$ cat design/flow/design.v
`timescale 1ns / 1ps
module CAN_TX(
        input wire clk,
        input wire rst,
        input wire sig,  
        output reg can_tx, output reg rst_n,
        output reg led,
        output reg [14:0] crc_reg,          
        output reg [3:0] dlc,               
        output reg [10:0] id,
        output reg [3:0] current_state,
        output reg [15:0]bit_counter ,
        output reg [63:0] data,
        output reg send_frame, sending_frame,idle      
    );
parameter IDLE = 0, SOF = 1, ID_STATE = 2, RTR = 3, IDE = 4, R0 = 5, DLC_STATE = 6, 
          DATA_STATE = 7, CRC_STATE = 8, DEL1 = 9, ACK_STATE = 10, DEL2 = 11, EOF_STATE = 12;
          parameter DEBOUNCE_MAX = 100000;  
          reg [16:0] debounce_counter;
          reg btn1_stable;
          reg btn1_last;
always @(posedge clk) begin
              if (sig != btn1_last) begin
                  debounce_counter <= DEBOUNCE_MAX;
              end else if (debounce_counter > 0) begin
                  debounce_counter <= debounce_counter - 1;
              end else begin
                  btn1_stable <= sig;
              end
              btn1_last <= sig;  
          end
wire SOF_BIT = 1'b0;
reg [3:0] next_state;
always @(posedge clk)
begin
  if (rst) begin
        rst_n <= 1'b0;
        led <= 1'b0;
        data <= 64'b0;
        id <= 11'b0;
        send_frame <= 1'b0;
        dlc <= 4'b0;
  end
  else if (sig) begin
        rst_n <= 1'b1;
        data <= 64'hAABBCCDDEEFF0001;
        id <= 11'b10000000001;
        send_frame <= 1'b1;
         led <= 1'b1;
        dlc[3:0] <=4'b1000;
    end        
    else begin
        rst_n <= 1'b0;
         led <= 1'b0;
        data <= 64'b0;  
        send_frame <= 1'b0;
     end   
end 
always @ (posedge clk) begin: STATE_MEMORY
    if (rst)
        current_state <= IDLE;
    else if (!send_frame)
        current_state <= IDLE;
    else if (send_frame)
        current_state <= next_state;
end	
always @(*) 
begin: NEXT_STATE_LOGIC
    case (current_state)
        IDLE: 
                next_state = SOF;
        SOF: 
            if (send_frame && !idle)
                next_state = ID_STATE;
            else 
                next_state = SOF;
        ID_STATE: 
            if (sending_frame && bit_counter == 11)begin 
                next_state = RTR; 
                end
            else 
                next_state = ID_STATE;
        RTR: 
            if (sending_frame) 
                next_state = IDE; 
            else 
                next_state = RTR;
        IDE: 
            if (sending_frame) 
                next_state = R0; 
            else 
                next_state = IDE;
        R0:
            if (sending_frame) 
                next_state = DLC_STATE; 
            else 
                next_state = R0;
        DLC_STATE: 
            if (sending_frame && bit_counter == 4) 
                next_state = DATA_STATE; 
            else 
                next_state = DLC_STATE;
        DATA_STATE: 
            if (sending_frame && bit_counter == (dlc * 8)) 
                next_state = CRC_STATE; 
            else 
                next_state = DATA_STATE;
        CRC_STATE: 
            if (sending_frame && bit_counter == 15) 
                next_state = DEL1; 
            else 
                next_state = CRC_STATE;
        DEL1:
            if (sending_frame) 
                next_state = ACK_STATE; 
            else 
                next_state = DEL1;        
        ACK_STATE: 
            if (sending_frame) 
                next_state = DEL2; 
            else 
                next_state = ACK_STATE;
        DEL2:
            if (sending_frame) 
                next_state = EOF_STATE; 
            else 
                next_state = DEL2;
        EOF_STATE: 
            if (sending_frame && bit_counter == 6) begin
                next_state = IDLE; 
                end
            else 
                next_state = EOF_STATE;
        default: 
            next_state = IDLE;
    endcase
end	
always @ (posedge clk) 
begin: OUTPUT_LOGIC
    if (rst) begin
        can_tx <= 1'b1;
        sending_frame <= 1'b0;
        bit_counter <= 0;
        crc_reg <= 15'b0;
        idle <= 1'b1;
    end else if (!rst_n) begin
        can_tx <= 1'b1;          
        sending_frame <= 1'b0;
        bit_counter <= 0;
        crc_reg <= 15'b0;
    end else begin
        case (current_state)
            IDLE: 
                if (send_frame && !sending_frame && idle) begin
                    sending_frame <= 1'b1;
                    idle<=1'b0;
                    can_tx <= SOF_BIT;    
                     end else begin
                        can_tx <= 1'b1;        
                end
            SOF: begin 
               can_tx <= id[10 - bit_counter];
               bit_counter <= bit_counter + 1;
            end
            ID_STATE: 
              begin
                can_tx <= id[10 - bit_counter];   
                bit_counter <= bit_counter + 1;
                if (bit_counter == 11) begin
                    can_tx <= 1'b0;
                    bit_counter <= 0;
                end        
              end
            RTR: 
              begin
                    can_tx <= 1'b0;
            end
            IDE: 
            begin
                can_tx <= 1'b0;   
            end
            R0:
              begin
                can_tx <= dlc[3 - bit_counter];
                 bit_counter <= bit_counter + 1;
            end
            DLC_STATE:
               begin
                can_tx <= dlc[3 - bit_counter];   
                bit_counter <= bit_counter + 1;
                if (bit_counter == 4) begin
                    bit_counter <= 1;
                    can_tx <= data[63];
                end  
            end
            DATA_STATE:  
              begin
                can_tx <= (bit_counter <= 63) ? data[63-bit_counter] : 1'b0;   
                bit_counter <= bit_counter + 1;
                if (bit_counter == (dlc * 8))
                    bit_counter <= 0;
            end
            CRC_STATE: 
            begin
                bit_counter <= bit_counter + 1;
                if (bit_counter == 15)
                    bit_counter <= 0;
            end
            DEL1:  
             begin
                can_tx <= 1'b1; 
            end
            ACK_STATE: 
                can_tx <= 1'b1;   
            DEL2:
            begin
                can_tx <= 1'b1;  
            end
            EOF_STATE:  
            begin
                can_tx <= 1'b1;   
                bit_counter <= bit_counter + 1;
                if (bit_counter == 6) begin
                    bit_counter <= 0;
                    sending_frame <= 0;
                    idle <=1'b1;
                end
            end
            default:
            can_tx <=1;
        endcase
  end  
end
function [14:0] nextCRC;
    input new_bit;
    input [14:0] crc_in;
    begin
        nextCRC[14] = crc_in[13] ^ new_bit;
        nextCRC[13] = crc_in[12] ^ crc_in[14] ^ new_bit;
        nextCRC[12] = crc_in[11];
        nextCRC[11] = crc_in[10] ^ crc_in[14] ^ new_bit;
        nextCRC[10] = crc_in[9];
        nextCRC[9]  = crc_in[8]  ^ crc_in[14] ^ new_bit;
        nextCRC[8]  = crc_in[7];
        nextCRC[7]  = crc_in[6];
        nextCRC[6]  = crc_in[5]  ^ crc_in[14] ^ new_bit;
        nextCRC[5]  = crc_in[4];
        nextCRC[4]  = crc_in[3]  ^ crc_in[14] ^ new_bit;
        nextCRC[3]  = crc_in[2];
        nextCRC[2]  = crc_in[1];
        nextCRC[1]  = crc_in[0]  ^ crc_in[14] ^ new_bit;
        nextCRC[0]  = new_bit;
    end
endfunction
endmodule
`timescale 1ns / 1ps
module CAN_RX (
    input wire clk,
    input wire rst,
    input wire can_rx_buf, 
    output reg SOF_detected,
    output reg receiving_frame,
    output reg can_rx,
    output reg [10:0] id_rx,     
    output reg [3:0] dlc_rx,     
    output reg [63:0] crc_rx,
    output reg [63:0] data_rx,   
    output reg [3:0] current_state,
    output reg [31:0] state_ascii,
    output reg red,
    output reg green,
    output reg blue,
    output reg debug_led,
    output reg [15:0]bit_counter, 
    output reg frame_valid  
);
    reg [14:0] crc_reg;
    reg rtr;
    reg r0;
    reg sof;
    reg [4:0] next_state;
    reg rst_n;
    parameter IDLE = 0, SOF = 1, ID_STATE = 2, RTR = 3, IDE = 4, R0 = 5, DLC_STATE = 6, 
              DATA_STATE = 7, CRC_STATE = 8, DEL1 = 9, ACK_STATE = 10, DEL2=11, EOF_STATE = 12;
    reg [3:0] data_length;
always @(*) begin
        case (current_state)
            IDLE:       state_ascii = "IDLE";  
            SOF:        state_ascii = "SOF ";  
            ID_STATE:   state_ascii = "ID  ";  
            RTR:        state_ascii = "RTR ";  
            IDE:        state_ascii = "IDE ";  
            R0:         state_ascii = "R0  ";  
            DLC_STATE:  state_ascii = "DLC ";  
            DATA_STATE: state_ascii = "DATA";  
            CRC_STATE:  state_ascii = "CRC ";  
            DEL1:       state_ascii = "DEL1";  
            ACK_STATE:  state_ascii = "ACK ";  
            DEL2:       state_ascii = "DEL2";  
            EOF_STATE:  state_ascii = "EOF ";  
            default:    state_ascii = "UNK ";  
        endcase
    end
always @(posedge clk)
begin   
    if (rst) begin
    SOF_detected <= 0;
    receiving_frame <= 0;
    end
    else begin
    if (current_state == IDLE && !can_rx && !SOF_detected)begin
    SOF_detected <=1;
    receiving_frame <= 1'b1;
    end
    else begin
    if (current_state != IDLE && SOF_detected)
    SOF_detected <=1;
    end
    if (current_state == EOF_STATE && bit_counter==6 && SOF_detected)
    SOF_detected <=0;
    end
end    
always @(posedge clk)
begin   
    if (rst) begin
        current_state <= IDLE;
    end
    else if (receiving_frame) begin       
        current_state <= next_state;
    end        
    else begin
        current_state <= IDLE;
     end
end      
    always @(*) begin
        can_rx = can_rx_buf; 
    end
    always @(*)
    begin: NEXT_STATE_LOGIC
        case (current_state)
            IDLE: 
                if (SOF_detected)
                    next_state = ID_STATE; 
                else 
                    next_state = IDLE;
            SOF: 
                if (bit_counter == 1) 
                    next_state = ID_STATE; 
                else 
                    next_state = SOF;
            ID_STATE: 
                if (frame_valid && bit_counter == 10) 
                    next_state = RTR; 
                else 
                    next_state = ID_STATE;
            RTR: 
                if (frame_valid)
                    next_state = IDE; 
                else 
                    next_state = RTR;
            IDE: 
                if (frame_valid) 
                    next_state = R0; 
                else 
                    next_state = IDE;
            R0:
                if (frame_valid) 
                    next_state = DLC_STATE; 
                else 
                    next_state = R0;
            DLC_STATE: 
                if (frame_valid && bit_counter == 3) 
                    next_state = DATA_STATE; 
                else 
                    next_state = DLC_STATE;
            DATA_STATE: 
                if (frame_valid && bit_counter == (data_length * 8)) 
                    next_state = CRC_STATE; 
                else 
                    next_state = DATA_STATE;
            CRC_STATE: 
                if (frame_valid && bit_counter == 14) 
                    next_state = DEL1; 
                else 
                    next_state = CRC_STATE;
            DEL1: 
                if (frame_valid) 
                    next_state = ACK_STATE; 
                else 
                    next_state = DEL1;        
            ACK_STATE: 
                if (frame_valid)
                    next_state = DEL2; 
                else 
                    next_state = ACK_STATE;
            DEL2: 
                if (frame_valid) 
                    next_state = EOF_STATE; 
                else 
                    next_state = DEL2;        
            EOF_STATE: 
                if (frame_valid && bit_counter == 6) 
                    next_state = IDLE; 
                else 
                    next_state = EOF_STATE;
            default: 
                next_state = IDLE;
        endcase 
    end	
always @(posedge clk)
begin
  if (rst) begin
    frame_valid <= 1'b0;
    debug_led <= 1'b0;
    id_rx <= 11'b0;
    dlc_rx <= 4'b0;
    data_rx <= 64'b0;
    crc_rx <= 64'b0;
    bit_counter <= 0;
    red <= 1'b0;
    green <= 1'b0;
    blue <= 1'b0;
    data_length = 4'b0;
  end
  else
  case (current_state)
  IDLE: begin
             if (receiving_frame && !frame_valid) begin
                 frame_valid <= 1'b1;
                 debug_led <= 1'b0;
                 id_rx[10 - bit_counter] <= can_rx;   
                 bit_counter <= bit_counter + 1;
                end else begin
                end 
                end
  SOF: begin
                            red <= 1'b1;
                            green <= 1'b0; 
                            blue <= 1'b1;  
                   id_rx[10 - bit_counter] <= can_rx;          
                   bit_counter <= bit_counter + 1;  
                end
  ID_STATE:  begin
                    id_rx[10 - bit_counter] <= can_rx;
                    bit_counter <= bit_counter + 1;
                    if (bit_counter == 10) begin
                        bit_counter <= 0;
                    end
                end
   RTR:   begin
                end
                IDE:   begin                           
                end
                R0:   begin                        
                end
  DLC_STATE: begin 
                    case (bit_counter)
                        0: dlc_rx[3] <= can_rx;   
                        1: dlc_rx[2] <= can_rx;
                        2: dlc_rx[1] <= can_rx;
                        3: dlc_rx[0] <= can_rx;   
                    endcase
                    bit_counter <= bit_counter + 1;
                    if (bit_counter == 3) begin
                        bit_counter <= 1;
                        red <= 1'b1;
                         green <= 1'b1; 
                         blue <= 1'b0;  
                    end
                end
                DATA_STATE:  begin
                    case (dlc_rx)
                                    4'b0000: data_length = 0;        
                                    4'b0001: data_length = 1;        
                                    4'b0010: data_length = 2;       
                                    4'b0011: data_length = 3;       
                                    4'b0100: data_length = 4;       
                                    4'b0101: data_length = 5;       
                                    4'b0110: data_length = 6;       
                                    4'b0111: data_length = 7;       
                                    4'b1000: data_length = 8;       
                           default: data_length = 0;     
                     endcase
                    if (((data_length*8))-bit_counter <= 63)
                    data_rx[((data_length*8))-bit_counter] <= can_rx;
                    bit_counter <= bit_counter + 1;
                    if (bit_counter == (data_length * 8) ) begin
                        bit_counter <= 0;
                        red <= 1'b1;
                            green <= 1'b0; 
                            blue <= 1'b0;  
                    end
                end
                CRC_STATE:  begin
                    crc_rx[bit_counter] <= can_rx;
                    bit_counter <= bit_counter + 1;
                    if (bit_counter == 14) begin
                        bit_counter <= 0;
                    end
                end
                DEL1:  begin
                end
                ACK_STATE:   begin
                end
                DEL2:  begin
                   red <= 1'b1;
                   green <= 1'b0; 
                   blue <= 1'b0;  
                end
                EOF_STATE:  begin
                    if (can_rx == 1'b1)    
                    bit_counter <= bit_counter + 1;
                    if (bit_counter == 4) begin
                        id_rx <= 11'b00000000000;
                        dlc_rx <= 4'b0000;
                    end      
                    if (bit_counter == 6) begin
                        bit_counter <= 0;
                        frame_valid <= 1'b0;   
                        debug_led <= 1'b1;
                        red <= 1'b0;
                        green <= 1'b1; 
                        blue <= 1'b1;
                    end
   end
   endcase                 
end   
endmodule
module can_node (
    input  wire        clk,
    input  wire        rst,
    input  wire        tx_sig,
    output wire        tx_can_tx,
    output wire        tx_rst_n,
    output wire        tx_led,
    output wire [14:0] tx_crc_reg,
    output wire [3:0]  tx_dlc,
    output wire [10:0] tx_id,
    output wire [3:0]  tx_current_state,
    output wire [15:0] tx_bit_counter,
    output wire [63:0] tx_data,
    output wire        tx_send_frame,
    output wire        tx_sending_frame,
    output wire        tx_idle,
    input  wire        rx_can_rx_buf,
    output wire        rx_SOF_detected,
    output wire        rx_receiving_frame,
    output wire        rx_can_rx,
    output wire [10:0] rx_id_rx,
    output wire [3:0]  rx_dlc_rx,
    output wire [63:0] rx_crc_rx,
    output wire [63:0] rx_data_rx,
    output wire [3:0]  rx_current_state,
    output wire [31:0] rx_state_ascii,
    output wire        rx_red,
    output wire        rx_green,
    output wire        rx_blue,
    output wire        rx_debug_led,
    output wire [15:0] rx_bit_counter,
    output wire        rx_frame_valid
);
    CAN_TX u_tx (
        .clk(clk), .rst(rst), .sig(tx_sig),
        .can_tx(tx_can_tx), .rst_n(tx_rst_n), .led(tx_led),
        .crc_reg(tx_crc_reg), .dlc(tx_dlc), .id(tx_id),
        .current_state(tx_current_state), .bit_counter(tx_bit_counter),
        .data(tx_data), .send_frame(tx_send_frame),
        .sending_frame(tx_sending_frame), .idle(tx_idle)
    );
    CAN_RX u_rx (
        .clk(clk), .rst(rst), .can_rx_buf(rx_can_rx_buf),
        .SOF_detected(rx_SOF_detected), .receiving_frame(rx_receiving_frame),
        .can_rx(rx_can_rx), .id_rx(rx_id_rx), .dlc_rx(rx_dlc_rx),
        .crc_rx(rx_crc_rx), .data_rx(rx_data_rx),
        .current_state(rx_current_state), .state_ascii(rx_state_ascii),
        .red(rx_red), .green(rx_green), .blue(rx_blue),
        .debug_led(rx_debug_led), .bit_counter(rx_bit_counter),
        .frame_valid(rx_frame_valid)
    );
endmodule
$ cat design/flow/run.sh
#!/bin/bash
# the make line also repeats each setting of config.mk as NAME=value (left out here)
make -C /OpenROAD-flow-scripts/flow DESIGN_CONFIG=/design/flow/config.mk WORK_HOME=/design/flow/orfs CLKGATE_MAP_FILE= finish
$ cat design/flow/config.mk
export PLATFORM = sky130hd
export DESIGN_NAME = can_node
export DESIGN_NICKNAME = can_node
export VERILOG_FILES = /design/flow/design.v
export SDC_FILE = /design/flow/constraint.sdc
export NUM_CORES = 4
export LEC_CHECK = 0
export CAP_MARGIN = 20
export CORE_ASPECT_RATIO = 0.5
export CORE_MARGIN = 2
export CORE_UTILIZATION = 69
export CTS_CLUSTER_DIAMETER = 337
export CTS_CLUSTER_SIZE = 95
export HOLD_SLACK_MARGIN = 0.27
export PLACE_DENSITY = 0.36
export SETUP_SLACK_MARGIN = 0.93
export SLEW_MARGIN = 20
export TNS_END_PERCENT = 10
$ cat design/flow/constraint.sdc
create_clock -name core_clock -period 3.2 [get_ports {clk}]
set_input_delay 0.6400 -clock core_clock [delete_from_list [all_inputs] [get_ports {clk}]]
set_output_delay 0.6400 -clock core_clock [all_outputs]
set_load 0.01 [all_outputs]
==> results.yml, run 1 <==
# implementation run metrics
yosys:
  async_reset_ff_frac: 0
  ys_sh_simple: 0.282
  top_area_cell: "dfxtp_1"
  synth_cell_types: 90
  yosysTopAreaCellShare: 0.328
  ys_top_logic_family: "simple AND/OR/NAND/NOR gates"
  ys_seq_share: 0.328
  syn_area_um2: 13700
  mux_area_frac: 0.0305
  synthCells: 1796
  topCellsByArea: "dfxtp_1, nand2_1, buf_4, a21oi_1, nand3_1"
  ys_sh_xor: 0.0530
  top_cell: "nand2_1"
  ys_area_um2: 13700
  ys_cells: 1796
  netlist_top_cells_count: "nand2_1, dfxtp_1, nor2_1"
  edf_count: 0
  ys_sh_aoi: 0.178
  ys.flops: 224
  fa_ha_area_frac: 0.0264
  yosys_most_used_dff: "dfxtp_1"
  yosys_warnings: 2
  avgSynthCellArea_um2: 7.62
die:
  core_um2: 19500
  chipArea_um2: 21000
  rows: 36
  ios: 327
  die_w_um: 203
  die_height_um: 104
  core_util_floorplan: 0.703
outcome:
  run_status: "stopped before the end"
  firstError: "[ERROR GRT-0232] Routing congestion too high. Check the congestion heatmap in the GUI."
  haltStage: "global routing"
place:
  gp_congestion: 1.05
  preCtsSetupSlack_ps: -1380
  port-buffer-count: 263
  dp_hpwl_um: 35700
  dp.cells: 2397
clock_tree:
  cts-root-buf: "clkbuf_16"
  cts_sinks: 224
  cts.path.max_buffers: 3
  numCtsBuffers: 6
  cts_max_level: 1
grt:
  grt_usage: 0.962
  overflow: 1173
[per-layer routing]
| metal | GRT overflow | global-route usage |
|---|---|---|
| met2 | 754 | 1.16 |
| met5 | 1 | 0.388 |
| met4 | 367 | 1.09 |
| met3 | 26 | 0.793 |
| met1 | 25 | 0.905 |
[repair_timing]
action / in CTS
setup endpoints to repair: 285
hold buffers: 0
cloned: 1
resized: 194
setup buffers: 8
pin swaps: 56
[stage by stage]
step	cell area [um^2]	util	power, mW
after floorplan	14000	-	3.88
after global placement	17500	0.897	4.38
after detailed placement	17500	0.897	4.45
after CTS	18300	0.938	5.78
==> inputs of run 2 (changes only) <==
CORE_ASPECT_RATIO = not set   (was 0.5)
CORE_UTILIZATION = 40   (was 69)
CTS_CLUSTER_DIAMETER = not set   (was 337)
CTS_CLUSTER_SIZE = 22   (was 95)
GPL_TIMING_DRIVEN = 0   (was not set)
HOLD_SLACK_MARGIN = not set   (was 0.27)
MAX_ROUTING_LAYER = met4   (was not set)
MIN_ROUTING_LAYER = met2   (was not set)
PLACE_DENSITY = not set   (was 0.36)
SETUP_SLACK_MARGIN = 1.87   (was 0.93)
SLEW_MARGIN = 30   (was 20)
TNS_END_PERCENT = not set   (was 10)
clock period = 8.11 ns   (was 3.2 ns; I/O delays follow)
==> run 2 against run 1 <==
Synthesized area is the same. Synthesized cell count is the same. Now clean on timing, DRC and antenna. Die area grew 70%.
==> results.yml, run 2 <==
# generated from flow reports
yosys:
  top_area_cell: "dfxtp_1"
  ys_sh_xor: 0.0530
  netlist_top_cells_count: "nand2_1, dfxtp_1, nor2_1"
  ys_seq_share: 0.328
  ys.flops: 224
  fa_ha_area_frac: 0.0264
  syn_area_um2: 13700
  yosysTopAreaCellShare: 0.328
  ys_cells: 1796
  synth_cell_types: 90
  ys_sh_aoi: 0.178
  synthCells: 1796
  yosys_most_used_dff: "dfxtp_1"
  avgSynthCellArea_um2: 7.62
  ys_sh_simple: 0.282
  ys_top_logic_family: "simple AND/OR/NAND/NOR gates"
  edf_count: 0
  mux_area_frac: 0.0305
  async_reset_ff_frac: 0
  yosys_warnings: 2
  top_cell: "nand2_1"
  ys_area_um2: 13700
  topCellsByArea: "dfxtp_1, nand2_1, buf_4, a21oi_1, nand3_1"
die:
  core_um2: 33600
  core_util_floorplan: 0.407
  rows: 67
  chipArea_um2: 35700
  die_w_um: 189
  ios: 327
  die_height_um: 189
cells_and_area:
  layout.nets: 2184
  layout.cells.non_filler: 2617
  area.sequential_um2: 4490
  area_growth_pct: 32.4
  design_area_um2: 18100
  final-comb-area_um2: 8080
  num-fill-cells: 3294
worst_hold_path:
  hold_class: "flip-flop to flip-flop"
  hold_path_end: "u_rx.crc_rx[22]"
  hold_start: "u_rx.crc_rx[22]"
  hold_depth: 2
place:
  dp_hpwl_um: 37900
  port-buffer-count: 261
  placed_area_um2: 17100
  dp.cells: 2567
  preCtsSetupSlack_ps: 1900
  gp_congestion: 0.978
timing:
  setup-violations-final: 0
  worst_pin_slew_ps: 1100
  rsz0062_at_grt: "no"
  hold_violations: 0
  relSlewSlack: 0.262
  clock_skew_ps: 12.8
  min_period_over_period: 0.724
  worst_slack_ps: 2240
  fin_crit_ps: 5870
  drv_slew: 0
  max_freq_mhz: 170
  setup-tns-final_ps: 0
worst_setup_path:
  crit_type: "flip-flop to flip-flop"
  cp-endpoint: "u_rx.data_rx[41]"
  required_ps: 8580
  cp-startpoint: "u_rx.bit_counter[4]"
  reg2reg_to: "u_rx.data_rx[41]"
  slowest_stage: "nor4_4"
  cp_cell_sequence: "clkbuf_1 -> clkbuf_2 -> inv_1 -> ha_1 -> a21oi_1 -> o221ai_1 -> nor3_4 -> or4b_1 -> nor3_1 -> o211a_1 -> ha_1 -> nor4bb_1 -> a32oi_1 -> buf_2 -> nor4_4 -> nand3_1 -> a21oi_1"
  r2r-start: "u_rx.bit_counter[4]"
  reg2reg_slack_ps: 2240
  path_depth: 17
  crit_family: "simple AND/OR/NAND/NOR gates"
  worst_ep_arrival_time_ps: 6340
  slowest_delay_ps: 680
  critPathBufInv: 4
  critPathMaxFanout: 10
  start_kind: "flip-flop"
  critPathCaptureType: "flip-flop"
  rr_worst_depth: 17
grt:
  overflow: 0
  antenna_found_initial: 0
  grt_pass1_vias: 20100
  grt_pass1_wl_um: 78900
  grt_usage: 0.441
  grt_max_degree: 40
detailed_routing:
  drt_iter0_drc: 4061
  wl_per_cell_um: 19.9
  viasPerCell: 7.53
  wl_met1_um: 0
  wl_met3_um: 22000
  route.detailed.drc: 0
  wl_met2_um: 25300
  n_antenna_cell: 0
  routed.top_layer: "met4"
  drt-total-wl_um: 52200
  vias: 19700
  ant_nets: 0
  first_pass_iters: 14
power_and_ir_drop:
  combPwrFrac: 0.201
  p_leak_nw: 6.87
  p_sw_frac: 0.317
  p_clk_frac: 0.430
  comb_cell_power_uw: 611
  ir_drop_v: 0.000181
  total_power_mw: 3.03
  top_power_group: "the clock network"
  powerSeq_mw: 1.12
  sequentialPowerShare: 0.368
  clk-power_mw: 1.30
  internal_power_mw: 2.07
  switchingPower_uw: 960
  power.density_nw_per_um2: 167
clock_tree:
  insertion_delay_ps: 560
  cts.path.max_buffers: 3
  cts_hold_buffers: 0
  clk_pin_slew_worst_paths_ps: 60
  cts-root-buf: "clkbuf_16"
  cts_sinks: 224
  cts_max_level: 1
  numCtsBuffers: 27
  cts_tree: "yes"
run:
  drv_cap: 0
  tool_warnings: 44
outcome:
  run_status: "no timing/DRC/antenna violations"
[run 2: routing by layer]
layer / vias up / track usage
li1: 6813 / -
met1: 6814 / -
met2: 5436 / 0.524
met3: 650 / 0.567
met4: 0 / 0.0589
met5: - / -
[run 2: final cells by class]
type | instances | share of cell area
multi-input combinational | 1380 | 0.446
sequential | 224 | 0.248
timing repair buffer | 266 | 0.147
buffer | 213 | 0.0691
clock buffer | 37 | 0.0427
tap | 448 | 0.0309
clock inverter | 9 | 0.00836
inverter | 40 | 0.00829
[run 2: metrics by stage]
step                      utilization  hold slack, ps
after global placement          0.508             441
after CTS                       0.537             456
after detailed placement        0.509             448
final                           0.539             455
after floorplan                     -             448
after global routing            0.539             474
[run 2: timing repair]
item / in CTS / in global routing
endpoints found under the setup margin: 8 / 63
buffers inserted: 0 / 3
resized: 1 / 9
pin swaps: 0 / 3
==> inputs of run 3 (changes only) <==
CORE_UTILIZATION = 19   (was 40)
CTS_CLUSTER_SIZE = not set   (was 22)
GPL_TIMING_DRIVEN = not set   (was 0)
MAX_ROUTING_LAYER = not set   (was met4)
MIN_ROUTING_LAYER = not set   (was met2)
SETUP_SLACK_MARGIN = not set   (was 1.87)
SLEW_MARGIN = 20   (was 30)
clock period = 8.09 ns   (was 8.11 ns; I/O delays follow)
==> run 3 against run 2 <==
Highest routed layer unchanged. Core utilization down 29 points. Still clean on timing, DRC and antenna. Clock skew grew 7.9 ps. Sequential share of layout area increased by 0.72 points. Critical path type unchanged.
==> results.yml, run 3 <==
# generated from flow reports
grt:
  grt_pass1_vias: 12200
  grt_usage: 0.131
  overflow: 0
  grt_max_degree: 141
  antenna_found_initial: 0
  grt_pass1_wl_um: 76900
worst_setup_path:
  rr_worst_depth: 16
  path_depth: 16
  cpMostUsedCell: "ha_1"
  reg2reg_slack_ps: 2350
  slowest_delay_ps: 910
  critPathMaxFanout: 24
  cp-endpoint: "u_rx.data_rx[4]"
  cp-startpoint: "u_rx.bit_counter[0]"
  worst_ep_arrival_time_ps: 6150
  reg2reg_to: "u_rx.data_rx[4]"
  r2r-start: "u_rx.bit_counter[0]"
  crit_type: "flip-flop to flip-flop"
  critPathBufInv: 2
  crit_family: "simple AND/OR/NAND/NOR gates"
  critPathCaptureType: "flip-flop"
  start_kind: "flip-flop"
  cp_cell_sequence: "inv_1 -> ha_1 -> nor2b_1 -> maj3_2 -> xnor2_1 -> nand2_1 -> or4b_1 -> nor3_1 -> o211a_1 -> ha_1 -> nor4bb_1 -> a32oi_1 -> buf_4 -> or4_1 -> o21ai_2 -> a21oi_1"
  slowest_stage: "dfxtp_1"
  required_ps: 8500
power_and_ir_drop:
  comb_cell_power_uw: 507
  top_power_group: "the clock network"
  combPwrFrac: 0.171
  p_clk_frac: 0.450
  powerSeq_mw: 1.12
  p_sw_frac: 0.312
  clk-power_mw: 1.33
  power.density_nw_per_um2: 168
  internal_power_mw: 2.04
  p_leak_nw: 6.19
  sequentialPowerShare: 0.379
  ir_drop_v: 0.000126
  switchingPower_uw: 922
yosys:
  synth_cell_types: 90
  yosys_most_used_dff: "dfxtp_1"
  top_area_cell: "dfxtp_1"
  async_reset_ff_frac: 0
  topCellsByArea: "dfxtp_1, nand2_1, buf_4, a21oi_1, nand3_1"
  edf_count: 0
  synthCells: 1796
  yosys_warnings: 2
  syn_area_um2: 13700
  ys_top_logic_family: "simple AND/OR/NAND/NOR gates"
  ys_area_um2: 13700
  ys.flops: 224
  ys_cells: 1796
  netlist_top_cells_count: "nand2_1, dfxtp_1, nor2_1"
  ys_sh_xor: 0.0530
  avgSynthCellArea_um2: 7.62
  ys_seq_share: 0.328
  mux_area_frac: 0.0305
  ys_sh_aoi: 0.178
  ys_sh_simple: 0.282
  yosysTopAreaCellShare: 0.328
  top_cell: "nand2_1"
  fa_ha_area_frac: 0.0264
outcome:
  run_status: "no timing/DRC/antenna violations"
detailed_routing:
  drt_iter0_drc: 1112
  vias: 13400
  viasPerCell: 4.58
  route.detailed.drc: 0
  wl_per_cell_um: 17.4
  drt-total-wl_um: 50800
  ant_nets: 0
  n_antenna_cell: 0
  first_pass_iters: 6
die:
  rows: 98
  core_um2: 71400
  chipArea_um2: 74200
  core_util_floorplan: 0.192
  die_w_um: 272
  die_height_um: 272
  ios: 327
timing:
  max_freq_mhz: 174
  setup-violations-final: 0
  min_period_over_period: 0.710
  rsz0062_at_grt: "no"
  relSlewSlack: 0.293
  clock_skew_ps: 20.7
  worst_pin_slew_ps: 1060
  hold_violations: 0
  setup-tns-final_ps: 0
  fin_crit_ps: 5740
  drv_slew: 0
clock_tree:
  cts_hold_buffers: 0
  cts.path.max_buffers: 3
  cts_setup_buffers: 0
  cts_max_level: 1
  cts-root-buf: "clkbuf_16"
  numCtsBuffers: 27
  cts_sinks: 224
  cts_tree: "yes"
  insertion_delay_ps: 560
  cts.repair.resized: 0
  clk_pin_slew_worst_paths_ps: 70
cells_and_area:
  layout.cells.non_filler: 2923
  area.sequential_um2: 4480
  area_growth_pct: 28.6
  final-comb-area_um2: 8050
  num-fill-cells: 7894
  layout.nets: 1986
worst_hold_path:
  hold_path_end: "u_rx.crc_rx[2]"
  hold_class: "flip-flop to flip-flop"
  hold_depth: 2
  hold_start: "u_rx.crc_rx[2]"
place:
  port-buffer-count: 263
  dp.cells: 2875
  gp_congestion: 0.888
  dp_hpwl_um: 37500
run:
  tool_warnings: 46
  drv_cap: 0
[run 3: cell type report]
type	count	area share
multi-input combinational	1380	0.457
sequential	224	0.255
timing repair buffer	281	0.158
tap	950	0.0675
clock buffer	31	0.0404
clock inverter	17	0.0135
inverter	40	0.00853
[run 3: through the flow]
| stage | utilization | hold slack (ps) | setup slack [ps] | total power [mW] | cell area [um^2] |
|---|---|---|---|---|---|
| 5_1_grt | 0.247 | 478 | 1800 | 3.09 | 17600 |
| 2_1_floorplan | - | 448 | 3030 | 1.52 | 13900 |
| 3_3_place_gp | 0.233 | 440 | 2440 | 1.65 | 16600 |
| 4_1_cts | 0.246 | 456 | 2310 | 3.00 | 17600 |
| 6_report | 0.247 | 456 | 2350 | 2.96 | 17600 |
| 3_5_place_dp | 0.233 | 448 | 2350 | 1.65 | 16600 |
[run 3: layer usage]
| metal | GRT usage | part of all wire |
|---|---|---|
| met5 | 0 | 0 |
| met4 | 0.0197 | 0.014 |
| met3 | 0.0354 | 0.082 |
| met2 | 0.216 | 0.47 |
| met1 | 0.173 | 0.44 |
==> inputs of run 4 (changes only) <==
ABC_AREA = 1   (was not set)
CORE_UTILIZATION = 72   (was 19)
PLACE_DENSITY_LB_ADDON = 0.02   (was not set)
TNS_END_PERCENT = 20   (was not set)
clock period = 6.53 ns   (was 8.09 ns; I/O delays follow)
==> run 4 against run 3 <==
Fmax rose by 16%. Hold slack lost 8.7 ps. Flip-flop count unchanged. Clock-buffer cell count up 2. Largest power group is now combinational logic. Highest routed layer unchanged.
==> results.yml, run 4 <==
# generated from flow reports
outcome:
  run_status: "no timing/DRC/antenna violations"
grt:
  grt_pass1_vias: 16600
  grt_pass1_wl_um: 82800
  antenna_found_initial: 1
  overflow: 0
  grt_usage: 0.459
  grt_max_degree: 87
die:
  core_util_floorplan: 0.737
  die_w_um: 148
  core_um2: 20300
  ios: 327
  chipArea_um2: 21900
  die_height_um: 148
  rows: 52
power_and_ir_drop:
  comb_cell_power_mw: 1.71
  clk-power_mw: 1.59
  p_clk_frac: 0.337
  combPwrFrac: 0.361
  top_power_group: "combinational logic"
  internal_power_mw: 2.76
  ir_drop_v: 0.000407
  p_leak_nw: 7.82
  switchingPower_mw: 1.96
  sequentialPowerShare: 0.302
  powerSeq_mw: 1.43
  p_sw_frac: 0.415
  power.density_nw_per_um2: 262
worst_setup_path:
  start_kind: "flip-flop"
  critPathCaptureType: "flip-flop"
  worst_ep_arrival_time_ps: 5370
  cpMostUsedCell: "inv_2"
  cp-endpoint: "u_rx.data_rx[16]"
  cp_cell_sequence: "inv_2 -> ha_1 -> inv_2 -> nor2_2 -> nor2_1 -> nor2_2 -> nand3_1 -> nor2_2 -> nand3_4 -> xor2_2 -> inv_2 -> nand3_1 -> nand2_1 -> inv_1 -> nand2_1 -> nor2_4 -> nand3_4 -> inv_2 -> nand2_1 -> nor2_1 -> nand3_1 -> o21ai_0 -> nor2_1"
  slowest_stage: "nor2_1"
  cp-startpoint: "u_rx.bit_counter[0]"
  reg2reg_slack_ps: 1580
  critPathBufInv: 5
  crit_family: "simple AND/OR/NAND/NOR gates"
  critPathMaxFanout: 12
  slowest_delay_ps: 780
  r2r-start: "u_rx.bit_counter[0]"
  required_ps: 6960
  path_depth: 23
  reg2reg_to: "u_rx.data_rx[16]"
  rr_worst_depth: 23
  crit_type: "flip-flop to flip-flop"
timing:
  max_freq_mhz: 202
  min_period_over_period: 0.757
  clock_skew_ps: 14.5
  hold_violations: 0
  setup-violations-final: 0
  rsz0062_at_grt: "no"
  worst_pin_slew_ps: 1080
  drv_slew: 0
  fin_crit_ps: 4950
  setup-tns-final_ps: 0
  relSlewSlack: 0.278
detailed_routing:
  vias: 17900
  viasPerCell: 6.34
  wl_per_cell_um: 18.7
  first_pass_iters: 10
  n_antenna_cell: 0
  drt-total-wl_um: 53000
  drt_iter0_drc: 3015
  route.detailed.drc: 0
  ant_nets: 0
place:
  port-buffer-count: 263
  dp_hpwl_um: 34200
  gp_congestion: 1.05
cells_and_area:
  area_growth_pct: 20.6
  utilization: 0.889
  layout.nets: 2575
clock_tree:
  insertion_delay_ps: 540
  cts_max_level: 1
  cts.path.max_buffers: 3
  clk_pin_slew_worst_paths_ps: 60
  cts.repair.resized: 0
  cts-root-buf: "clkbuf_16"
  numCtsBuffers: 25
  cts_tree: "yes"
  cts_setup_buffers: 0
  cts_hold_buffers: 0
  cts_sinks: 224
yosys:
  netlist_top_cells_count: "nand2_1, nor2_1, inv_1"
  ys_sh_aoi: 0.105
  ys_seq_share: 0.300
  ys_sh_xor: 0.0238
  ys.flops: 224
  mux_area_frac: 0
  yosys_most_used_dff: "dfxtp_1"
  yosysTopAreaCellShare: 0.300
  edf_count: 0
  synth_cell_types: 65
  ys_sh_simple: 0.399
  yosys_warnings: 2
  topCellsByArea: "dfxtp_1, nand2_1, nor2_1, nand3_1, inv_1"
  syn_area_um2: 15000
  top_area_cell: "dfxtp_1"
  top_cell: "nand2_1"
  async_reset_ff_frac: 0
  synthCells: 2369
  fa_ha_area_frac: 0.0234
  avgSynthCellArea_um2: 6.31
  ys_cells: 2369
  ys_area_um2: 15000
  ys_top_logic_family: "simple AND/OR/NAND/NOR gates"
worst_hold_path:
  hold_path_end: "u_rx.data_rx[63]"
  hold_start: "u_rx.data_rx[63]"
  hold_depth: 2
  hold_class: "flip-flop to flip-flop"
run:
  drv_cap: 0
  tool_warnings: 45
run 4: routing by layer:
layer	routed length (um)	track usage
met1	17700	0.533
met2	23700	0.750
met3	7410	0.122
met4	4180	0.294
met5	0	0
run 4: area by class of cell:
type | count | area, um^2
multi-input combinational | 1722 | 8480
sequential | 224 | 4490
timing repair buffer | 275 | 2720
fill | 1086 | 2260
inverter | 295 | 1110
clock buffer | 33 | 716
tap | 270 | 338
clock inverter | 12 | 200
run 4: per-stage QoR:
| step | power (mW) | hold slack, ps | worst slack (ps) | area (um^2) | std cells |
|---|---|---|---|---|---|
| after floorplan | 2.73 | 446 | 2780 | 15200 | 2430 |
| after global routing | 4.90 | 455 | 1320 | 18000 | 2831 |
| after global placement | 3.00 | 429 | 2150 | 17100 | 2786 |
| after CTS | 4.62 | 448 | 1780 | 18000 | 2831 |
| final | 4.72 | 447 | 1580 | 18000 | 2831 |
| after detailed placement | 3.06 | 439 | 1880 | 17100 | 2786 |
==> inputs of run 5 (changes only) <==
CAP_MARGIN = 35   (was 20)
CELL_PAD_IN_SITES_GLOBAL_PLACEMENT = 1   (was not set)
CORE_ASPECT_RATIO = 0.54   (was not set)
CORE_UTILIZATION = 42   (was 72)
CTS_CLUSTER_SIZE = 93   (was not set)
GPL_ROUTABILITY_DRIVEN = 1   (was not set)
MAX_ROUTING_LAYER = met5   (was not set)
MIN_ROUTING_LAYER = met2   (was not set)
PLACE_DENSITY_LB_ADDON = not set   (was 0.02)
TNS_END_PERCENT = not set   (was 20)
clock period = 7.87 ns   (was 6.53 ns; I/O delays follow)
==> run 5 against run 4 <==
Sequential share of layout area fell by 0.37 points. First-iteration DRC count increased by 58%. Via count rose by 28%. Cell area up 1.5%. Critical path depth fell by 5. Flip-flop count did not move. Total power shrank 14%. Core utilization down 36 points. Hold slack worse by 2.9 ps. Routed wire length rose by 14%. Synthesized cell count unchanged. Synthesized area unchanged. Largest power group unchanged.
==> results.yml, run 5 <==
# generated from flow reports
worst_setup_path:
  crit_family: "simple AND/OR/NAND/NOR gates"
  worst_ep_arrival_time_ps: 5930
  required_ps: 8360
  cpMostUsedCell: "nand2_1"
  critPathBufInv: 3
  slowest_delay_ps: 890
  cp-startpoint: "u_rx.bit_counter[4]"
  slowest_stage: "nor2_1"
  r2r-start: "u_rx.bit_counter[4]"
  cp-endpoint: "u_rx.data_rx[25]"
  critPathMaxFanout: 18
  reg2reg_to: "u_rx.data_rx[25]"
  cp_cell_sequence: "clkinv_1 -> ha_1 -> inv_1 -> nor2_1 -> nand2_1 -> nand2_1 -> nand2_1 -> nand2_2 -> nand3_1 -> nand2_1 -> o21ai_0 -> inv_1 -> nand2_1 -> nor2_1 -> nand2_1 -> nor2_1 -> nand2_1 -> a21oi_1"
  start_kind: "flip-flop"
  critPathCaptureType: "flip-flop"
  path_depth: 18
  reg2reg_slack_ps: 2420
  rr_worst_depth: 18
  crit_type: "flip-flop to flip-flop"
timing:
  worst_slack_ps: 2420
  relSlewSlack: 0.343
  setup-tns-final_ps: 0
  rsz0062_at_grt: "no"
  fin_crit_ps: 5450
  worst_pin_slew_ps: 978
  hold_violations: 0
  setup-violations-final: 0
  clock_skew_ps: 40.6
  max_freq_mhz: 184
  min_period_over_period: 0.692
  drv_slew: 0
detailed_routing:
  vias: 22900
  drt_iter0_drc: 4757
  ant_nets: 0
  route.detailed.drc: 0
  first_pass_iters: 17
  drt-total-wl_um: 60400
  wl_per_cell_um: 19.9
  viasPerCell: 7.53
yosys:
  synthCells: 2369
  top_area_cell: "dfxtp_1"
  ys_sh_simple: 0.399
  ys_cells: 2369
  fa_ha_area_frac: 0.0234
  top_cell: "nand2_1"
  async_reset_ff_frac: 0
  topCellsByArea: "dfxtp_1, nand2_1, nor2_1, nand3_1, inv_1"
  mux_area_frac: 0
  netlist_top_cells_count: "nand2_1, nor2_1, inv_1"
  yosysTopAreaCellShare: 0.300
  ys_sh_xor: 0.0238
  yosys_warnings: 2
  synth_cell_types: 65
  syn_area_um2: 15000
  yosys_most_used_dff: "dfxtp_1"
  ys_seq_share: 0.300
  edf_count: 0
  ys_top_logic_family: "simple AND/OR/NAND/NOR gates"
  ys.flops: 224
  ys_sh_aoi: 0.105
  ys_area_um2: 15000
  avgSynthCellArea_um2: 6.31
run:
  drv_cap: 0
  tool_warnings: 46
die:
  ios: 327
  core_um2: 34800
  chipArea_um2: 37200
  rows: 50
  core_util_floorplan: 0.429
  die_height_um: 143
  die_w_um: 261
clock_tree:
  numCtsBuffers: 24
  cts.path.max_buffers: 3
  insertion_delay_ps: 600
  cts-root-buf: "clkbuf_16"
  cts.repair.resized: 0
  cts_hold_buffers: 0
  cts_max_level: 1
  cts_setup_buffers: 0
  cts_tree: "yes"
  cts_sinks: 224
  clk_pin_slew_worst_paths_ps: 60
grt:
  antenna_found_initial: 0
  grt_usage: 0.480
  grt_pass1_wl_um: 90200
  overflow: 0
  grt_pass1_vias: 23400
  grt_max_degree: 76
cells_and_area:
  layout.cells.non_filler: 3040
  layout.nets: 2586
  num-fill-cells: 3507
  area_growth_pct: 22.4
power_and_ir_drop:
  combPwrFrac: 0.399
  powerSeq_mw: 1.19
  p_leak_nw: 7.84
  p_clk_frac: 0.308
  clk-power_mw: 1.25
  ir_drop_v: 0.000189
  internal_power_mw: 2.21
  p_sw_frac: 0.456
  total_power_mw: 4.05
  top_power_group: "combinational logic"
  power.density_nw_per_um2: 221
  sequentialPowerShare: 0.293
  switchingPower_mw: 1.85
  comb_cell_power_mw: 1.62
worst_hold_path:
  hold_path_end: "u_rx.crc_rx[0]"
  hold_depth: 2
  hold_start: "u_rx.crc_rx[0]"
  hold_class: "flip-flop to flip-flop"
place:
  port-buffer-count: 263
  gp_congestion: 1.06
  preCtsSetupSlack_ps: 2620
  dp.cells: 2992
  dp_hpwl_um: 42200
outcome:
  run_status: "no timing/DRC/antenna violations"
run 5: through the flow:
step / util / area (um^2) / hold WS [ps]
floorplan: - / 15200 / 446
global placement: 0.499 / 17400 / 436
detailed placement: 0.501 / 17500 / 439
CTS: 0.525 / 18300 / 448
global route: 0.525 / 18300 / 468
finish: 0.525 / 18300 / 444
run 5: metal layers:
metal | global-route usage | routed length (um) | vias to the layer above
met5 | 0.429 | 1180 | -
met4 | 0.115 | 6370 | 44
met3 | 0.706 | 28000 | 903
met2 | 0.477 | 24800 | 6161
met1 | - | 0 | 7888
li1 | - | - | 7885
run 5: layout make-up:
class,instances,area (um^2),area share
diodes,2,5.00,0.000273
clock buffers,32,701,0.0383
clock inverters,10,120,0.00656
inverters,295,1110,0.0606
multi-input cells,1722,8480,0.463
flip-flops and latches,224,4480,0.245
well taps,468,586,0.0320
repair buffers,287,2820,0.154
==> inputs of run 6 (changes only) <==
ABC_AREA = not set   (was 1)
CAP_MARGIN = 20   (was 35)
CELL_PAD_IN_SITES_GLOBAL_PLACEMENT = not set   (was 1)
CORE_ASPECT_RATIO = not set   (was 0.54)
CORE_UTILIZATION = 72   (was 42)
CTS_CLUSTER_SIZE = 42   (was 93)
GPL_ROUTABILITY_DRIVEN = not set   (was 1)
MAX_ROUTING_LAYER = not set   (was met5)
MIN_ROUTING_LAYER = not set   (was met2)
PLACE_DENSITY = 0.35   (was not set)
clock period = 3.88 ns   (was 7.87 ns; I/O delays follow)
==> run 6 against run 5 <==
The run now fails in global routing. Die area fell by 46%. Synthesized area fell by 8.5%. Synthesized cell count fell by 24%.
==> results.yml, run 6 <==
# implementation run metrics
outcome:
  run_status: "stopped before the end"
  haltStage: "global routing"
  firstError: "[ERROR GRT-0116] Global routing finished with congestion. Check the congestion regions in the DRC Viewer."
yosys:
  yosys_warnings: 2
  syn_area_um2: 13700
  synthCells: 1796
  netlist_top_cells_count: "nand2_1, dfxtp_1, nor2_1"
  ys.flops: 224
  ys_cells: 1796
  ys_area_um2: 13700
  avgSynthCellArea_um2: 7.62
  async_reset_ff_frac: 0
  synth_cell_types: 90
  ys_sh_aoi: 0.178
  yosysTopAreaCellShare: 0.328
  ys_seq_share: 0.328
  ys_sh_simple: 0.282
  ys_top_logic_family: "simple AND/OR/NAND/NOR gates"
  edf_count: 0
  mux_area_frac: 0.0305
  yosys_most_used_dff: "dfxtp_1"
  top_area_cell: "dfxtp_1"
  ys_sh_xor: 0.0530
  fa_ha_area_frac: 0.0264
  top_cell: "nand2_1"
  topCellsByArea: "dfxtp_1, nand2_1, buf_4, a21oi_1, nand3_1"
place:
  placed_area_um2: 17000
  port-buffer-count: 263
  gp_congestion: 1.03
  dp_hpwl_um: 34600
die:
  rows: 50
  die_w_um: 142
  core_um2: 18700
  die_height_um: 142
  core_util_floorplan: 0.732
  ios: 327
  chipArea_um2: 20100
clock_tree:
  cts_sinks: 224
  cts_max_level: 1
  cts.path.max_buffers: 3
  cts_hold_buffers: 0
  numCtsBuffers: 23
  cts-root-buf: "clkbuf_16"
grt:
  overflow: 66
  grt_usage: 0.807
[run 6: per-layer routing]
| metal | GRT usage | overflow |
|---|---|---|
| met3 | 0.672 | 3 |
| met4 | 0.853 | 34 |
| met5 | 0.228 | 0 |
| met2 | 0.966 | 27 |
| met1 | 0.792 | 2 |
[run 6: timing repair]
item / in CTS
cloned: 0
pin swaps: 44
resized: 75
endpoints found under the setup margin: 75
setup buffers: 6
endpoints found under the hold margin: 0
[run 6: metrics by stage]
| stage | utilization | setup WS [ps] | total power, mW | instances |
|---|---|---|---|---|
| after floorplan | - | -453 | 3.24 | 1857 |
| after global placement | 0.910 | -297 | 3.57 | 2298 |
| after detailed placement | 0.910 | -504 | 3.61 | 2298 |
| after CTS | 0.974 | -360 | 5.94 | 2345 |
==> inputs of run 7 (changes only) <==
CORE_UTILIZATION = 66   (was 72)
PLACE_DENSITY = not set   (was 0.35)
clock period = 4.25 ns   (was 3.88 ns; I/O delays follow)
==> run 7 against run 6 <==
Now fails the layout checks on setup timing. Die area rose by 8.8%. Synthesized cell count did not move. Synthesized area did not move.
==> results.yml, run 7 <==
# generated from flow reports
detailed_routing:
  n_antenna_cell: 0
  ant_nets: 0
  vias: 16400
  route.detailed.drc: 0
  drt_iter0_drc: 3029
  first_pass_iters: 12
  wl_per_cell_um: 24.1
  drt-total-wl_um: 56600
  viasPerCell: 6.96
outcome:
  run_status: "failed layout checks"
  so_faults: "setup timing"
yosys:
  top_cell: "nand2_1"
  edf_count: 0
  ys_sh_xor: 0.0530
  ys_seq_share: 0.328
  synth_cell_types: 90
  syn_area_um2: 13700
  yosysTopAreaCellShare: 0.328
  ys_cells: 1796
  netlist_top_cells_count: "nand2_1, dfxtp_1, nor2_1"
  topCellsByArea: "dfxtp_1, nand2_1, buf_4, a21oi_1, nand3_1"
  yosys_most_used_dff: "dfxtp_1"
  ys_sh_aoi: 0.178
  mux_area_frac: 0.0305
  top_area_cell: "dfxtp_1"
  avgSynthCellArea_um2: 7.62
  ys_top_logic_family: "simple AND/OR/NAND/NOR gates"
  ys_area_um2: 13700
  ys.flops: 224
  yosys_warnings: 2
  ys_sh_simple: 0.282
  synthCells: 1796
  fa_ha_area_frac: 0.0264
  async_reset_ff_frac: 0
worst_setup_path:
  slowest_delay_ps: 420
  cp_cell_sequence: "nor4b_4 -> ha_4 -> nand3_1 -> a21oi_4 -> a2111oi_4 -> a211oi_2 -> a211o_1 -> nor3_4 -> o211a_1 -> ha_4 -> nor4bb_4 -> a32oi_2 -> buf_4 -> buf_6 -> nor3_4 -> buf_12 -> buf_12 -> nand4_1 -> a21oi_1"
  cp-endpoint: "u_rx.data_rx[60]"
  rr_worst_depth: 19
  worst_ep_arrival_time_ps: 5140
  start_kind: "flip-flop"
  crit_family: "AND-OR/OR-AND gates"
  r2r-start: "u_rx.dlc_rx[2]"
  reg2reg_to: "u_rx.data_rx[60]"
  slowest_stage: "a2111oi_4"
  cp-startpoint: "u_rx.dlc_rx[2]"
  crit_type: "flip-flop to flip-flop"
  critPathCaptureType: "flip-flop"
  reg2reg_slack_ps: -440
  path_depth: 19
  critPathMaxFanout: 8
  critPathBufInv: 4
  required_ps: 4700
power_and_ir_drop:
  p_sw_frac: 0.333
  p_clk_frac: 0.391
  switchingPower_mw: 1.95
  comb_cell_power_mw: 1.42
  combPwrFrac: 0.244
  p_leak_nw: 6.87
  total_power_mw: 5.85
  top_power_group: "the clock network"
  clk-power_mw: 2.29
  sequentialPowerShare: 0.365
  ir_drop_v: 0.000301
  power.density_nw_per_um2: 318
  internal_power_mw: 3.90
  powerSeq_mw: 2.13
timing:
  drv_slew: 0
  hold_violations: 0
  max_freq_mhz: 213
  holdWs_ps: 461
  fin_crit_ps: 4690
  min_period_over_period: 1.10
  worst_pin_slew_ps: 1250
  clock_skew_ps: 18.3
  worst_slack_ps: -438
  relSlewSlack: 0.163
  rsz0062_at_grt: "yes"
  setup-violations-final: 64
grt:
  grt_pass1_vias: 14200
  antenna_found_initial: 1
  overflow: 0
  grt_max_degree: 112
  grt_pass1_wl_um: 75700
  grt_usage: 0.424
place:
  preCtsSetupSlack_ps: -257
  port-buffer-count: 263
  gp_congestion: 0.948
  dp_hpwl_um: 32000
  dp.cells: 2288
die:
  die_height_um: 148
  core_util_floorplan: 0.674
  core_um2: 20300
  die_w_um: 148
  ios: 327
  rows: 52
  chipArea_um2: 21900
cells_and_area:
  area_growth_pct: 34.4
  utilization: 0.906
  layout.nets: 2100
  layout.cells.non_filler: 2355
run:
  drv_cap: 0
  tool_warnings: 53
worst_hold_path:
  hold_depth: 2
  hold_class: "flip-flop to flip-flop"
  hold_path_end: "u_rx.crc_rx[21]"
  hold_start: "u_rx.crc_rx[21]"
clock_tree:
  insertion_delay_ps: 550
  numCtsBuffers: 23
  cts.path.max_buffers: 3
  cts_sinks: 224
  clk_pin_slew_worst_paths_ps: 70
  cts_max_level: 1
  cts_tree: "yes"
  cts-root-buf: "clkbuf_16"
[run 7: final cells by class]
cell class | count | area [um^2]
clock buffer | 31 | 626
clock inverter | 11 | 199
fill | 879 | 1910
inverter | 40 | 155
multi-input combinational | 1382 | 8810
sequential | 224 | 4510
tap | 270 | 338
timing repair buffer | 397 | 3750
[run 7: timing repair]
item	4_1_cts	5_1_grt
setup buffers	9	13
gates cloned	0	5
hold buffers	0	0
endpoints found under the setup margin	56	74
gates resized	49	92
pin swaps	28	66
[run 7: per-layer routing]
layer / up-vias / wire (um) / GRT usage
li1: 6710 / - / -
met1: 7411 / 18400 / 0.511
met2: 1683 / 24900 / 0.724
met3: 584 / 7950 / 0.0867
met4: 2 / 5330 / 0.202
met5: - / 9 / 0
[run 7: per-stage QoR]
step	setup TNS [ps]	area (um^2)
final	-14610	18400
after detailed placement	-6650	16600
after floorplan	-1160	14000
after global routing	-35080	18400
after global placement	-738	16600
after CTS	-355	17700
==> inputs of run 8 (changes only) <==
CORE_UTILIZATION = 72   (was 66)
CTS_CLUSTER_DIAMETER = 52   (was not set)
PLACE_DENSITY = 0.67   (was not set)
SETUP_SLACK_MARGIN = 1.23   (was not set)
TNS_END_PERCENT = 45   (was not set)
clock period = 4.57 ns   (was 4.25 ns; I/O delays follow)
==> run 8 against run 7 <==
Synthesized area is the same. The flow now stops in global routing. Synthesized cell count unchanged. Die area is 8.1% lower.
==> results.yml, run 8 <==
# implementation run metrics
yosys:
  yosys_most_used_dff: "dfxtp_1"
  ys_area_um2: 13700
  netlist_top_cells_count: "nand2_1, dfxtp_1, nor2_1"
  ys_sh_xor: 0.0530
  topCellsByArea: "dfxtp_1, nand2_1, buf_4, a21oi_1, nand3_1"
  fa_ha_area_frac: 0.0264
  yosysTopAreaCellShare: 0.328
  ys_top_logic_family: "simple AND/OR/NAND/NOR gates"
  yosys_warnings: 2
  ys_sh_aoi: 0.178
  async_reset_ff_frac: 0
  synthCells: 1796
  ys_seq_share: 0.328
  ys_sh_simple: 0.282
  edf_count: 0
  mux_area_frac: 0.0305
  synth_cell_types: 90
  syn_area_um2: 13700
  top_area_cell: "dfxtp_1"
  top_cell: "nand2_1"
  ys.flops: 224
  ys_cells: 1796
  avgSynthCellArea_um2: 7.62
die:
  rows: 50
  core_um2: 18700
  core_util_floorplan: 0.732
  chipArea_um2: 20100
  ios: 327
  die_height_um: 142
  die_w_um: 142
clock_tree:
  cts.path.max_buffers: 3
  numCtsBuffers: 22
  cts_max_level: 1
  cts-root-buf: "clkbuf_16"
  cts_sinks: 224
  cts_hold_buffers: 0
outcome:
  firstError: "[ERROR DPL-0038] Utilization greater than 100%, impossible to legalize"
  haltStage: "global routing"
  run_status: "stopped before the end"
place:
  dp_hpwl_um: 30700
  port-buffer-count: 263
  gp_congestion: 1.04
==> run 8: per-stage QoR <==
stage / instance area [um^2] / instances / total power, mW / setup TNS (ps) / worst slack [ps]
2_1_floorplan: 14100 / 1857 / 2.75 / 0 / 237
3_3_place_gp: 16100 / 2190 / 2.90 / 0 / 265
3_5_place_dp: 16100 / 2190 / 2.92 / -11.4 / -11.4
4_1_cts: 17600 / 2265 / 5.05 / 0 / 351
==> run 8: repair_timing <==
item / CTS
pin swaps: 35
setup buffers: 30
setup endpoints to repair: 122
gates resized: 89
cloned: 5
==> inputs of run 9 (changes only) <==
ABC_AREA = 0   (was not set)
CORE_ASPECT_RATIO = 0.86   (was not set)
CORE_MARGIN = 10   (was 2)
CORE_UTILIZATION = 40   (was 72)
CTS_CLUSTER_DIAMETER = not set   (was 52)
CTS_CLUSTER_SIZE = 28   (was 42)
GPL_ROUTABILITY_DRIVEN = 0   (was not set)
GPL_TIMING_DRIVEN = 1   (was not set)
HOLD_SLACK_MARGIN = 0.01   (was not set)
MAX_ROUTING_LAYER = met4   (was not set)
MIN_ROUTING_LAYER = met2   (was not set)
PLACE_DENSITY = not set   (was 0.67)
SETUP_SLACK_MARGIN = 1.87   (was 1.23)
SLEW_MARGIN = 30   (was 20)
TNS_END_PERCENT = 20   (was 45)
clock period = 7.02 ns   (was 4.57 ns; I/O delays follow)
==> run 9 against run 8 <==
Die area rose by 110%. Synthesized area did not move. Synthesized cell count did not move. The run now finishes clean.
==> results.yml, run 9 <==
# generated from flow reports
clock_tree:
  insertion_delay_ps: 570
  cts_tree: "yes"
  cts_sinks: 224
  cts-root-buf: "clkbuf_16"
  cts.path.max_buffers: 3
  cts_max_level: 1
  numCtsBuffers: 25
  clk_pin_slew_worst_paths_ps: 70
worst_setup_path:
  path_depth: 15
  reg2reg_to: "u_rx.data_rx[35]"
  crit_family: "simple AND/OR/NAND/NOR gates"
  required_ps: 7420
  critPathCaptureType: "flip-flop"
  critPathMaxFanout: 12
  worst_ep_arrival_time_ps: 5420
  reg2reg_slack_ps: 2000
  slowest_stage: "or4_1"
  rr_worst_depth: 15
  critPathBufInv: 2
  crit_type: "flip-flop to flip-flop"
  cpMostUsedCell: "ha_1"
  r2r-start: "u_rx.bit_counter[6]"
  cp_cell_sequence: "inv_1 -> ha_1 -> a21oi_2 -> o221ai_1 -> nor3_4 -> or4b_1 -> nor3_1 -> o211a_1 -> ha_1 -> nor4bb_1 -> a32oi_1 -> buf_4 -> or4_1 -> o21ai_1 -> a21oi_1"
  cp-endpoint: "u_rx.data_rx[35]"
  start_kind: "flip-flop"
  cp-startpoint: "u_rx.bit_counter[6]"
  slowest_delay_ps: 750
timing:
  drv_slew: 0
  worst_pin_slew_ps: 1090
  relSlewSlack: 0.273
  rsz0062_at_grt: "yes"
  min_period_over_period: 0.715
  setup-violations-final: 0
  hold_violations: 0
  setup-tns-final_ps: 0
  max_freq_mhz: 199
  fin_crit_ps: 5020
  clock_skew_ps: 28.6
place:
  dp_hpwl_um: 34900
  port-buffer-count: 263
detailed_routing:
  wl_per_cell_um: 20.7
  drt_iter0_drc: 3960
  route.detailed.drc: 0
  vias: 18600
  ant_nets: 0
  viasPerCell: 7.69
  n_antenna_cell: 0
  drt-total-wl_um: 50100
  first_pass_iters: 17
yosys:
  yosys_warnings: 2
  fa_ha_area_frac: 0.0264
  ys_sh_simple: 0.282
  topCellsByArea: "dfxtp_1, nand2_1, buf_4, a21oi_1, nand3_1"
  syn_area_um2: 13700
  avgSynthCellArea_um2: 7.62
  top_cell: "nand2_1"
  async_reset_ff_frac: 0
  ys_cells: 1796
  ys_sh_xor: 0.0530
  synth_cell_types: 90
  ys_area_um2: 13700
  edf_count: 0
  synthCells: 1796
  netlist_top_cells_count: "nand2_1, dfxtp_1, nor2_1"
  yosysTopAreaCellShare: 0.328
  ys_sh_aoi: 0.178
  top_area_cell: "dfxtp_1"
  yosys_most_used_dff: "dfxtp_1"
  mux_area_frac: 0.0305
  ys_seq_share: 0.328
  ys.flops: 224
  ys_top_logic_family: "simple AND/OR/NAND/NOR gates"
outcome:
  run_status: "no timing/DRC/antenna violations"
power_and_ir_drop:
  internal_power_mw: 2.24
  top_power_group: "the clock network"
  comb_cell_power_uw: 615
  p_leak_nw: 6.17
  p_sw_frac: 0.322
  combPwrFrac: 0.186
  ir_drop_v: 0.000190
  sequentialPowerShare: 0.392
  total_power_mw: 3.30
  p_clk_frac: 0.422
  switchingPower_mw: 1.06
  powerSeq_mw: 1.29
  power.density_nw_per_um2: 194
  clk-power_mw: 1.39
grt:
  antenna_found_initial: 0
  grt_usage: 0.362
  grt_pass1_wl_um: 76600
  grt_max_degree: 112
  overflow: 0
  grt_pass1_vias: 19400
cells_and_area:
  num-fill-cells: 3236
  layout.nets: 1982
  area_growth_pct: 24.3
worst_hold_path:
  hold_start: "u_rx.crc_rx[53]"
  hold_depth: 2
  hold_class: "flip-flop to flip-flop"
  hold_path_end: "u_rx.crc_rx[53]"
die:
  chipArea_um2: 42000
  core_util_floorplan: 0.407
  ios: 327
  die_height_um: 192
  rows: 62
  core_um2: 33600
  die_w_um: 219
run:
  tool_warnings: 47
  drv_cap: 0
-- run 9: routing by layer --
| metal | share of wire | vias to the layer above | track usage |
|---|---|---|---|
| met2 | 0.48 | 5153 | 0.401 |
| met3 | 0.43 | 597 | 0.482 |
| met4 | 0.088 | 0 | 0.0718 |
| li1 | - | 6422 | - |
| met5 | 0 | - | - |
| met1 | 0 | 6425 | - |
-- run 9: repair_timing --
item	CTS	global route
setup endpoints to repair	72	76
cloned	0	0
buffers inserted	0	2
resized	8	23
hold buffers	0	0
pin swaps	0	2
-- run 9: cell type report --
type,count,area (um^2),area share
clock buffers,32,682,0.0401
clock inverters,14,161,0.00949
inverters,40,150,0.00883
multi-input cells,1380,8180,0.481
flip-flops and latches,224,4500,0.265
well taps,448,561,0.0330
repair buffers,279,2770,0.163
-- run 9: per-stage QoR --
step | worst slack, ps | utilization | cell area [um^2] | hold slack, ps | instances
2_1_floorplan | 1960 | - | 13900 | 448 | 1857
3_3_place_gp | 1780 | 0.475 | 16000 | 441 | 2369
3_5_place_dp | 1610 | 0.476 | 16000 | 448 | 2369
4_1_cts | 1870 | 0.502 | 16800 | 457 | 2415
5_1_grt | 1760 | 0.506 | 17000 | 480 | 2417
6_report | 2000 | 0.506 | 17000 | 455 | 2417
==> inputs of run 10 (changes only) <==
ABC_AREA = not set   (was 0)
CAP_MARGIN = 5   (was 20)
CORE_ASPECT_RATIO = not set   (was 0.86)
CORE_MARGIN = 2   (was 10)
CTS_CLUSTER_SIZE = not set   (was 28)
GPL_TIMING_DRIVEN = not set   (was 1)
HOLD_SLACK_MARGIN = not set   (was 0.01)
MAX_ROUTING_LAYER = not set   (was met4)
MIN_ROUTING_LAYER = not set   (was met2)
SETUP_SLACK_MARGIN = 1.94   (was 1.87)
SLEW_MARGIN = 20   (was 30)
TNS_END_PERCENT = not set   (was 20)
clock period = 7.0 ns   (was 7.02 ns; I/O delays follow)
==> run 10 against run 9 <==
Largest power group unchanged. Critical endpoint is now u_rx.data_rx[36]. Cell count is 0.25% higher. Still clean. Core utilization is 0.083 points higher. Critical path type unchanged. Cell area is 0.24% higher. Flip-flop count stayed put.
==> results.yml, run 10 <==
# generated from flow reports
outcome:
  run_status: "no timing/DRC/antenna violations"
place:
  preCtsSetupSlack_ps: 1420
  dp_hpwl_um: 31900
  dp.cells: 2371
  port-buffer-count: 263
timing:
  drv_slew: 0
  setup-tns-final_ps: 0
  max_freq_mhz: 210
  hold_violations: 0
  holdWs_ps: 453
  worst_pin_slew_ps: 1060
  setup-violations-final: 0
  rsz0062_at_grt: "yes"
  worst_slack_ps: 2230
  relSlewSlack: 0.289
  min_period_over_period: 0.681
  fin_crit_ps: 4770
  clock_skew_ps: 13.9
detailed_routing:
  wl_met3_um: 3550
  vias: 13500
  first_pass_iters: 5
  route.detailed.drc: 0
  ant_nets: 0
  wl_per_cell_um: 18.3
  viasPerCell: 5.57
  n_antenna_cell: 0
  wl_met2_um: 20400
  routed.top_layer: "met4"
  drt-total-wl_um: 44300
  drt_iter0_drc: 904
  wl_met1_um: 19200
worst_setup_path:
  crit_family: "simple AND/OR/NAND/NOR gates"
  critPathBufInv: 2
  slowest_delay_ps: 630
  r2r-start: "u_rx.bit_counter[3]"
  reg2reg_slack_ps: 2230
  reg2reg_to: "u_rx.data_rx[36]"
  crit_type: "flip-flop to flip-flop"
  cp-startpoint: "u_rx.bit_counter[3]"
  cp_cell_sequence: "buf_4 -> nor3b_1 -> a21oi_1 -> o211a_2 -> or4b_1 -> a211o_1 -> nor3_1 -> o211a_1 -> ha_1 -> nor4bb_1 -> a32oi_1 -> buf_4 -> or4_4 -> o21ai_1 -> a21oi_1"
  rr_worst_depth: 15
  cp-endpoint: "u_rx.data_rx[36]"
  worst_ep_arrival_time_ps: 5160
  critPathMaxFanout: 23
  start_kind: "flip-flop"
  required_ps: 7390
  path_depth: 15
  critPathCaptureType: "flip-flop"
  slowest_stage: "or4_4"
yosys:
  edf_count: 0
  ys_seq_share: 0.328
  yosys_warnings: 2
  ys_sh_aoi: 0.178
  yosysTopAreaCellShare: 0.328
  netlist_top_cells_count: "nand2_1, dfxtp_1, nor2_1"
  yosys_most_used_dff: "dfxtp_1"
  synthCells: 1796
  synth_cell_types: 90
  syn_area_um2: 13700
  ys_cells: 1796
  avgSynthCellArea_um2: 7.62
  top_cell: "nand2_1"
  top_area_cell: "dfxtp_1"
  ys_area_um2: 13700
  ys_top_logic_family: "simple AND/OR/NAND/NOR gates"
  mux_area_frac: 0.0305
  ys.flops: 224
  ys_sh_xor: 0.0530
  async_reset_ff_frac: 0
  topCellsByArea: "dfxtp_1, nand2_1, buf_4, a21oi_1, nand3_1"
  ys_sh_simple: 0.282
  fa_ha_area_frac: 0.0264
power_and_ir_drop:
  p_clk_frac: 0.432
  power.density_nw_per_um2: 195
  powerSeq_mw: 1.30
  combPwrFrac: 0.178
  switchingPower_mw: 1.01
  top_power_group: "the clock network"
  comb_cell_power_uw: 593
  p_leak_nw: 6.21
  clk-power_mw: 1.44
  p_sw_frac: 0.305
  total_power_mw: 3.32
  internal_power_mw: 2.31
  sequentialPowerShare: 0.390
  ir_drop_v: 0.000169
worst_hold_path:
  hold_class: "flip-flop to flip-flop"
  hold_start: "u_rx.crc_rx[59]"
  hold_depth: 2
  hold_path_end: "u_rx.crc_rx[59]"
clock_tree:
  cts_hold_buffers: 0
  cts-root-buf: "clkbuf_16"
  insertion_delay_ps: 550
  clk_pin_slew_worst_paths_ps: 60
  cts_sinks: 224
  cts.path.max_buffers: 3
  numCtsBuffers: 26
  cts_max_level: 1
  cts_tree: "yes"
die:
  die_w_um: 189
  die_height_um: 189
  core_um2: 33600
  chipArea_um2: 35700
  rows: 67
  core_util_floorplan: 0.407
  ios: 327
cells_and_area:
  layout.nets: 1987
  layout.cells.non_filler: 2423
  area_growth_pct: 24.6
grt:
  overflow: 0
  antenna_found_initial: 0
  grt_max_degree: 98
  grt_usage: 0.237
  grt_pass1_wl_um: 69100
  grt_pass1_vias: 12400
run:
  tool_warnings: 45
  drv_cap: 0
-- run 10: per-layer routing --
| layer | up-vias | global-route usage |
|---|---|---|
| met2 | 554 | 0.399 |
| met4 | 0 | 0.0625 |
| met3 | 80 | 0.0510 |
| met5 | - | 0 |
| li1 | 6492 | - |
| met1 | 6371 | 0.309 |
-- run 10: metrics by stage --
stage / util / cell area (um^2)
2_1_floorplan: - / 13900
3_3_place_gp: 0.475 / 16000
3_5_place_dp: 0.475 / 16000
4_1_cts: 0.502 / 16900
5_1_grt: 0.507 / 17000
6_report: 0.507 / 17000
-- run 10: area by class of cell --
type,instances,area (um^2)
fillers,3263,16600
multi-input cells,1380,8160
flip-flops and latches,224,4500
repair buffers,283,2790
clock buffers,36,718
well taps,448,561
clock inverters,12,174
inverters,40,150
-- run 10: repair_timing --
action,4_1_cts,5_1_grt
endpoints found under the setup margin,64,72
setup buffers,0,4
gates resized,8,21
pin swaps,0,2
Power is estimated from default activity; no workload was simulated.
